== P ==
// bldc_esc
module bldc_esc #(parameter DATA_WIDTH = 16,parameter debounce = 3)(
  input clk,              		 
  input reset,            		 
  input pwm_en,						 
  input encoder_a,  				 
  input encoder_b,  				 
  input [DATA_WIDTH-1:0] pwm_period,	 
  input [DATA_WIDTH-1:0] period_reference,	 
  input [DATA_WIDTH-1:0] Kp_ext, 
  input [DATA_WIDTH-1:0] Ki_ext, 
  input [DATA_WIDTH-1:0] Kd_ext, 
  input override_internal_pid,		 
  output reg motor_positive,   		 
  output reg motor_negative 			 
);
clock: 5.9 ns
lec_check: 0
cap_margin: 20
cell_pad_in_sites_detail_placement: 0
core_aspect_ratio: 0.72
core_margin: 2
core_utilization: 72
cts_cluster_diameter: 103
gpl_routability_driven: 1
max_routing_layer: met5
min_routing_layer: met1
setup_slack_margin: -0.04
slew_margin: 20
tns_end_percent: 55
run.sh (not shown) runs the stock make flow with config.mk's settings and CLKGATE_MAP_FILE=.
P: all stages done; final checks FAILED (setup timing).
Inputs modified between P and Q:
Settings: a deleted MAX_ROUTING_LAYER that had been met5; a deleted TNS_END_PERCENT that had been 55; a deleted SETUP_SLACK_MARGIN that had been -0.04; a deleted CORE_ASPECT_RATIO that had been 0.72; an added PLACE_DENSITY of 0.42; a deleted MIN_ROUTING_LAYER that had been met1; a deleted CTS_CLUSTER_DIAMETER that had been 103; a deleted GPL_ROUTABILITY_DRIVEN that had been 1; an added ABC_AREA of 1; a deleted CELL_PAD_IN_SITES_DETAIL_PLACEMENT that had been 0; a change of the clock period (ns, I/O delays scaled along) from 5.9 to 4.31.
Results
The higher final critical-path setup slack of Q and P is in P.
Of Q and P, it is Q that has the lower flip-flop and latch share of the layout cell area.
Higher total of plain and repair buffers excluding clock buffers among Q and P: Q
The flow for Q finished, though final verification flagged setup timing.
Final weighted congestion in routability-driven placement, Q vs P: down by a few percent
> inputs changed (Q -> R)
Settings: putting SETUP_SLACK_MARGIN at 1.78 where nothing was set; clearing PLACE_DENSITY, which used to be 0.42; clearing ABC_AREA, which used to be 1; putting PLACE_DENSITY_LB_ADDON at 0.01 where nothing was set; swapping 4.31 for 6.17 in the clock period (ns, I/O delays scaled along).
==> comparison <==
R ran in full, but the layout does not pass; the checks complain about setup timing. Compared R vs Q, and final RePlAce weighted congestion is down in R. Q → R: wire length reported by the detailed router -7.3%, aggregate global-route resource usage -1.9 points. Q leaves less setup margin than R. Between R and Q, the actual slew at the worst max-slew pin is lower for Q. The via count reported for R is smaller than that of Q by 2665. The higher accumulated negative setup slack of R and Q is in R. Mux contribution to synthesized area, R and Q, lower one = Q.
Edits applied to the flow inputs when going from R to S:
Settings: setting CTS_CLUSTER_SIZE to 80 for the first time; changing SETUP_SLACK_MARGIN from 1.78 to 0.76.
==> results <==
When the final numbers for S and R were put side by side, the worst endpoint data arrival time turned out to be smaller in S.
In the tables for S and R, global-route usage reads lower with S.
Number of non-clock buffers in the layout (lower): S
Looking at S and R, the total number of nets in the final design is a wash.
Taking R as the reference, in S wire length decreased about 10%, number of standard cells in the layout, taps in and fillers out neither gained nor lost much, count of clock-net buffers in the final layout went up, minimum setup slack in the final design rose 42 ps.
S vs R: post-cts repair resize count down in S
S ran in full, but the layout does not pass; the checks complain about setup timing.
Input changes introduced in T (baseline for comparison: S):
Settings: CTS_CLUSTER_SIZE: 80 -> unset; PLACE_DENSITY: unset -> 0.6; ABC_AREA: unset -> 1; PLACE_DENSITY_LB_ADDON: 0.01 -> unset; SETUP_SLACK_MARGIN: 0.76 -> unset; the clock period (ns, I/O delays scaled along): 6.17 -> 5.82.
--- outcome ---
S and T: no clean run
Nothing crashed in S and all stages finished; the problem is that the final layout failed, the offending checks being setup timing.
Per the comparison of T with S, wire length shows an increase of about 11%; post-route cell area now sits higher.
Measured against S, the detailed-routed wire length on met3 of T comes out at 1.3 times the reference value.
Global-route usage (higher): T
S → T: wire length of the first global-routing pass now larger; worst-case headroom to the max-slew limit higher.

========
Starting RTL as in the previous note.
==> flow/config.mk <==
export PLATFORM = sky130hd
export DESIGN_NAME = bldc_esc
export DESIGN_NICKNAME = bldc_esc
export VERILOG_FILES = /design/flow/design.v
export SDC_FILE = /design/flow/constraint.sdc
export NUM_CORES = 4
export LEC_CHECK = 0
export CAP_MARGIN = 20
export CORE_MARGIN = 2
export CORE_UTILIZATION = 72
export CTS_CLUSTER_SIZE = 41
export PLACE_DENSITY = 0.37
export SETUP_SLACK_MARGIN = 0.75
export SLEW_MARGIN = 20
==> flow/constraint.sdc <==
create_clock -name core_clock -period 6.47 [get_ports {clk}]
set_input_delay 1.2940 -clock core_clock [delete_from_list [all_inputs] [get_ports {clk}]]
set_output_delay 1.2940 -clock core_clock [all_outputs]
set_load 0.01 [all_outputs]
The starting point produced a layout that fails on negative setup slack.
Rerun with:
- SETUP_SLACK_MARGIN: 0.75 -> 1.59
=> The changed run completed and failed the layout checks on negative setup slack; routed wire length is lower by a few percent; core utilization is lower by 0.37 points; first-iteration DRC count is lower by about a fifth; final area is lower slightly; die size is unchanged.
Rerun with:
- CTS_CLUSTER_SIZE: 41 -> 51
- PLACE_DENSITY: 0.37 -> not set
- PLACE_DENSITY_LB_ADDON: not set -> 0.01
- SETUP_SLACK_MARGIN: 1.59 -> 0.34
- clock period: 6.47 -> 6.24 ns (I/O delays scaled with it)
Result: The new run completed and failed the layout checks on negative setup slack. Synthesized area is unchanged. Via count climbs by a few percent. Sequential share of layout area goes down by 0.32 points. Final cell count went up slightly.
Rerun with:
- CORE_UTILIZATION: 72 -> 40
- CTS_CLUSTER_SIZE: 51 -> not set
- PLACE_DENSITY: not set -> 0.6
- PLACE_DENSITY_LB_ADDON: 0.01 -> not set
- SETUP_SLACK_MARGIN: 0.34 -> not set
- clock period: 6.24 -> 8.0 ns (I/O delays scaled with it)
What happened:
- The changed run passed the timing, design-rule and antenna checks
- cell area shrinks by 6.0%
Rerun with:
- CELL_PAD_IN_SITES_DETAIL_PLACEMENT: not set -> 2
- CELL_PAD_IN_SITES_GLOBAL_PLACEMENT: not set -> 1
- CORE_MARGIN: 2 -> 8
- PLACE_DENSITY: 0.6 -> 0.72
- TNS_END_PERCENT: not set -> 30
Effect: Count of clock-buffer cells in the layout rose by 9. Area after synthesis is unchanged. Design area shrinks by 0.61%. Cell count stays the same. Core utilization drops by 0.27 points. Die size rises by 10%. Worst setup slack degrades by 230 ps.

========
bldc_esc again, from the RTL that the note above started with.
export LEC_CHECK = 0
export CAP_MARGIN = 20
export CELL_PAD_IN_SITES_DETAIL_PLACEMENT = 2
export CORE_MARGIN = 2
export CORE_UTILIZATION = 40
export PLACE_DENSITY = 0.72
export SLEW_MARGIN = 20
create_clock -name core_clock -period 8.0 [get_ports {clk}]
The starting point ran to the end with violations: setup timing.
==> next run, changes <==
- CELL_PAD_IN_SITES_DETAIL_PLACEMENT: 2 -> default
- CORE_UTILIZATION: 40 -> 72
- PLACE_DENSITY: 0.72 -> 0.6
- clock period: 8.0 -> 6.61 ns (I/O delays scaled with it)
What happened: The new run completed, yet does not pass: setup timing. Worst setup slack is better by 0.23 ns. Fmax came out higher by 24%. Hold slack is worse by 0.046 ns. Register-to-register slack is better by 0.23 ns. Die size came out lower by 44%. Wire length came out lower by 53%.
==> next run, changes <==
- ABC_AREA: default -> 1
- CTS_CLUSTER_SIZE: default -> 100
- SETUP_SLACK_MARGIN: default -> -0.47
- clock period: 6.61 -> 4.91 ns (I/O delays scaled with it)
=>
- The changed run completed, yet does not pass: setup timing
- wire length came out higher by about 22%
- worst setup slack is worse by 2.0 ns
- via count goes up by about 21%
- non-clock buffer count goes up by 105
- flip-flop count is unchanged
- synthesized cell count rises by about 24%
- design area went up by 8.7%
- die size is higher by 4.8%
==> next run, changes <==
- ABC_AREA: 1 -> default
- CORE_UTILIZATION: 72 -> 40
- CTS_CLUSTER_SIZE: 100 -> default
- SETUP_SLACK_MARGIN: -0.47 -> 0.33
- clock period: 4.91 -> 7.4 ns (I/O delays scaled with it)
Effect: The new run passed the timing, design-rule and antenna checks; via count went down by 22%; critical path depth went down by 6; core utilization drops by 41 points.
==> next run, changes <==
- CAP_MARGIN: 20 -> 35
- CTS_CLUSTER_DIAMETER: default -> 258
- PLACE_DENSITY: 0.6 -> default
- SETUP_SLACK_MARGIN: 0.33 -> default
- clock period: 7.4 -> 8.0 ns (I/O delays scaled with it)
Effect: The new run completed with no timing, DRC or antenna violations. Hold slack got worse by 0.011 ns. Die size stays the same. Setup slack improved by 0.18 ns. Fmax falls by a few percent. Cell area drops slightly. Utilization goes down by 0.87 points. Critical path depth is higher by 2. Clock skew rose by 0.014 ns. Routed wire length falls by a few percent.
==> next run, changes <==
- ABC_AREA: default -> 1
- CAP_MARGIN: 35 -> 20
- CORE_UTILIZATION: 40 -> 68
- CTS_CLUSTER_DIAMETER: 258 -> default
- PLACE_DENSITY: default -> 0.6
- clock period: 8.0 -> 12.0 ns (I/O delays scaled with it)
Outcome: Hold slack is about the same; cell area came out higher by 2.2%; setup slack improves by 3.9 ns; synthesized area grows by 5.0%; core utilization rose by 30 points; final cell count went up by 7.4%; first-iteration DRC count grows by 32%; sequential share of layout area shrinks by 0.45 points; fmax is lower by 1.0%.

========
Starting RTL as in the previous note.
clock: 5.9 ns
lec_check: 0
cap_margin: 20
cell_pad_in_sites_detail_placement: 0
core_aspect_ratio: 1.26
core_margin: 2
core_utilization: 72
cts_cluster_diameter: 103
gpl_routability_driven: 1
max_routing_layer: met5
min_routing_layer: met1
place_density_lb_addon: 0.01
setup_slack_margin: 0.8
slew_margin: 20
tns_end_percent: 55
The baseline ran to the end with violations: setup timing.
Change:
MAX_ROUTING_LAYER = met4   (was met5)
PLACE_DENSITY_LB_ADDON = 0.15   (was 0.01)
clock period = 3.6 ns   (was 5.9 ns; I/O delays follow)
Result:
- The changed run reached the layout checks and failed them: setup timing
- critical path depth fell by 1
- routed wire length rose by about 30%
Change:
CELL_PAD_IN_SITES_DETAIL_PLACEMENT = default   (was 0)
CORE_ASPECT_RATIO = default   (was 1.26)
CTS_CLUSTER_DIAMETER = default   (was 103)
CTS_CLUSTER_SIZE = 41   (was default)
GPL_ROUTABILITY_DRIVEN = default   (was 1)
MAX_ROUTING_LAYER = default   (was met4)
MIN_ROUTING_LAYER = default   (was met1)
PLACE_DENSITY_LB_ADDON = default   (was 0.15)
SETUP_SLACK_MARGIN = default   (was 0.8)
TNS_END_PERCENT = default   (was 55)
clock period = 6.47 ns   (was 3.6 ns; I/O delays follow)
Result: The changed run completed and failed the layout checks on setup timing; fmax rises by 7.7%; register-to-register slack is better by 3400 ps.
Change:
ABC_AREA = 1   (was default)
CTS_CLUSTER_SIZE = default   (was 41)
PLACE_DENSITY = 0.6   (was default)
SETUP_SLACK_MARGIN = 1.53   (was default)
clock period = 6.61 ns   (was 6.47 ns; I/O delays follow)
Outcome:
- The changed run produced a layout that fails on setup timing
- fmax rises by 0.59%
- via count rises by 15%
- global-route usage rises by 0.93 points
- synthesized cell count rises by 24%
- design area rises by 4.6%
- hold slack gets worse by 6.1 ps
- first-iteration DRC count rises by 57%
Change:
ABC_AREA = default   (was 1)
PLACE_DENSITY = default   (was 0.6)
PLACE_DENSITY_LB_ADDON = 0.01   (was default)
SETUP_SLACK_MARGIN = 1.8   (was 1.53)
clock period = 6.24 ns   (was 6.61 ns; I/O delays follow)
Outcome: The changed run ran to the end with violations: setup timing; core utilization rises by 1.1 points; register-to-register slack loses 510 ps; routed wire length falls by a few percent; via count falls by roughly a tenth.

========
The RTL this note starts from:
==> flow/design.v <==
module bldc_esc #(parameter DATA_WIDTH = 16,parameter debounce = 3)(
  input clk,              		 
  input reset,            		 
  input pwm_en,						 
  input encoder_a,  				 
  input encoder_b,  				 
  input [DATA_WIDTH-1:0] pwm_period,	 
  input [DATA_WIDTH-1:0] period_reference,	 
  input [DATA_WIDTH-1:0] Kp_ext, 
  input [DATA_WIDTH-1:0] Ki_ext, 
  input [DATA_WIDTH-1:0] Kd_ext, 
  input override_internal_pid,		 
  output reg motor_positive,   		 
  output reg motor_negative 			 
);
  reg motor_pwm;
  reg [DATA_WIDTH-1:0] pwm_counter;
  reg [DATA_WIDTH-1:0] pwm_duty_cycle;
  reg [1:0]encoder_state;
  reg [1:0]prev_encoder_state;
  reg [1:0]pwm_direction;
  reg [DATA_WIDTH-1:0] period_speed ; 
  reg [DATA_WIDTH-1:0] speed_ctr;
  reg [DATA_WIDTH-1:0] Kp ;
  reg [DATA_WIDTH-1:0] Ki ;
  reg [DATA_WIDTH-1:0] Kd ;
  reg signed[DATA_WIDTH-1:0] error;
  reg signed[(DATA_WIDTH)-1:0] integral;
  reg signed[DATA_WIDTH-1:0] derivative;
  reg signed [(DATA_WIDTH)-1:0] pid_output;
  reg signed[DATA_WIDTH-1:0] previous_error;
  reg [2:0] encoder_a_shift_reg;
  reg encoder_a_reg;
  reg [2:0] encoder_b_shift_reg;
  reg encoder_b_reg;
 always @(posedge clk or posedge reset) begin
    if (reset) begin
        integral <= 16'b0;
        pwm_counter <= {DATA_WIDTH{1'b0}};
        encoder_state <= 2'b0;
        prev_encoder_state <= 2'b0;
        pwm_direction<=2'b00;
        motor_positive<=1'b0;
        motor_negative<=1'b0;
        Kp <= 16'd1;
        Ki <= 16'd0;
        Kd <= 16'd0;
        speed_ctr<={DATA_WIDTH{1'b0}};
        previous_error <= {DATA_WIDTH{1'b0}};
        error<=8'b0;
        period_speed <= 16'b0;
        pid_output <= 16'b0;
        derivative <= 16'b0;
        pwm_duty_cycle <= 16'b0;
        motor_pwm <= 1'b0;
        encoder_a_shift_reg <= 3'b0;
        encoder_a_reg <= 1'b0;
        encoder_b_shift_reg <= 3'b0;
        encoder_b_reg <= 1'b0;
    end 
    else begin
        encoder_a_shift_reg <= {encoder_a_shift_reg[debounce-2:0],encoder_a};
        if (encoder_a_shift_reg == {debounce{1'b0}} || encoder_a_shift_reg == {debounce{1'b1}})begin
            encoder_a_reg <= encoder_a_shift_reg[0];
        end
        encoder_b_shift_reg <= {encoder_b_shift_reg[debounce-2:0],encoder_b};
        if (encoder_b_shift_reg == {debounce{1'b0}} || encoder_b_shift_reg == {debounce{1'b1}})begin
            encoder_b_reg <= encoder_b_shift_reg[0];
        end
        pid_output <= Kp * error + Ki * integral + Kd * derivative;	 
        if(pid_output<1) begin			 
			pwm_duty_cycle<=pwm_period;
		end 
		else if (pid_output>pwm_period) begin	 
			pwm_duty_cycle<=1;
		end 
		else begin
			pwm_duty_cycle<= pid_output;	 
		end
        derivative <= error - previous_error;
        if (integral + error > 2047) begin  
            integral <= 2047;  
        end 
        else if (integral + error < -2048) begin
            integral <= -2048; 
        end 
        else begin
            integral <= integral + error;  
        end
        previous_error<=error;
        error <= period_reference - period_speed;
        motor_pwm <= (pwm_counter < pwm_duty_cycle) & pwm_en;  
        if (pwm_counter == pwm_period) begin
            pwm_counter <= 16'd0;
        end
        else begin
            pwm_counter <= pwm_counter + 1;
        end
        encoder_state <= {encoder_a_reg, encoder_b_reg};
        prev_encoder_state <= encoder_state;
        case ({encoder_state, prev_encoder_state})
            4'b0100, 4'b1101,4'b1011: begin 
                pwm_direction<=2'b10;
            end
            4'b1000,4'b1110,4'b0111: begin 
                pwm_direction<=2'b01;
            end
            4'b1100, 4'b0011, 4'b1001,4'b0110: begin 
                pwm_direction<=2'b00;
            end
            default: begin
                pwm_direction<=pwm_direction; 
            end
        endcase
        if(pwm_en==1'b0)begin
            motor_positive<=1'b0;
            motor_negative<=1'b0;
		end 
		else begin
            case(pwm_direction)
                2'b00: begin
      				if(period_reference>32767) begin  
						motor_positive<=1'b0;
						motor_negative<=motor_pwm;
					end
					else begin
						motor_positive<=motor_pwm;
						motor_negative<=1'b0;
					end
                end 
                2'b01:begin
                    motor_positive<=1'b0;
                    motor_negative<=motor_pwm;
                end
                2'b10:begin
                    motor_positive<=motor_pwm;
                    motor_negative<=1'b0;
                end
                default: begin
                    motor_positive <= 1'b0;
                    motor_negative <= 1'b0;
                end
            endcase
        end
		if(override_internal_pid) begin
			Kp<=Kp_ext;
			Ki<=Ki_ext;
			Kd<=Kd_ext;
		end 
		else begin
			Kp<=Kp;
			Ki<=Ki;
			Kd<=Kd;
		end
      if((prev_encoder_state[0]==1'b0 && encoder_a_reg==1'b1) || speed_ctr==16'h00ff) begin
            period_speed<=speed_ctr;
            speed_ctr<={DATA_WIDTH{1'b0}};
        end else begin
            speed_ctr<=speed_ctr+1;
        end
    end
 end
endmodule
make LEC_CHECK=0 CAP_MARGIN=5 CORE_MARGIN=2 CORE_UTILIZATION=72 CTS_CLUSTER_DIAMETER=62 CTS_CLUSTER_SIZE=61 PLACE_DENSITY=0.63 SETUP_SLACK_MARGIN=-0.34 SLEW_MARGIN=20 finish   # period 4.0 ns
The baseline finished with negative setup slack left.
Change:
- ABC_AREA: not set -> 1
- CAP_MARGIN: 5 -> 20
- CTS_CLUSTER_DIAMETER: 62 -> not set
- CTS_CLUSTER_SIZE: 61 -> not set
- PLACE_DENSITY: 0.63 -> 0.6
- SETUP_SLACK_MARGIN: -0.34 -> not set
- TNS_END_PERCENT: not set -> 5
- clock period: 4.0 -> 4.87 ns (I/O delays scaled with it)
Result: The changed run produced a layout that fails on negative setup slack. First-iteration DRC count climbs by 9.2%. Critical path depth climbs by 1. Routed wire length climbs by 2.0%. Global-route usage barely changes. Clock skew drops by 6.7 ps. Setup slack improved by 1000 ps.
Change:
- ABC_AREA: 1 -> not set
- CORE_UTILIZATION: 72 -> 64
- TNS_END_PERCENT: 5 -> not set
- clock period: 4.87 -> 7.4 ns (I/O delays scaled with it)
Outcome:
- Now the flow ran to the end with no violations
- clock skew grows by 7.8 ps
- fmax is lower by a little under a tenth
- sequential share of layout area grows by 2.0 points
- clock-buffer cell count went up by 5
- cell area is lower by roughly a tenth
- sequential cell count does not change
- cell count is lower by about a fifth
- global-route usage fell by 7.1 points
Change:
- CORE_UTILIZATION: 64 -> 72
- CTS_CLUSTER_SIZE: not set -> 100
- clock period: 7.4 -> 6.11 ns (I/O delays scaled with it)
Result: With this change the flow completed, yet does not pass: negative setup slack. Non-clock buffer count is higher by 178. Final cell count rises by 4.1%. Final area climbs by 6.7%. Setup slack gets worse by 930 ps. Die area goes down by 11%. Clock-buffer cell count shrinks by 5. Sequential share of layout area decreases by 1.2 points. Via count climbs by 11%. Fmax grows by 5.4%.
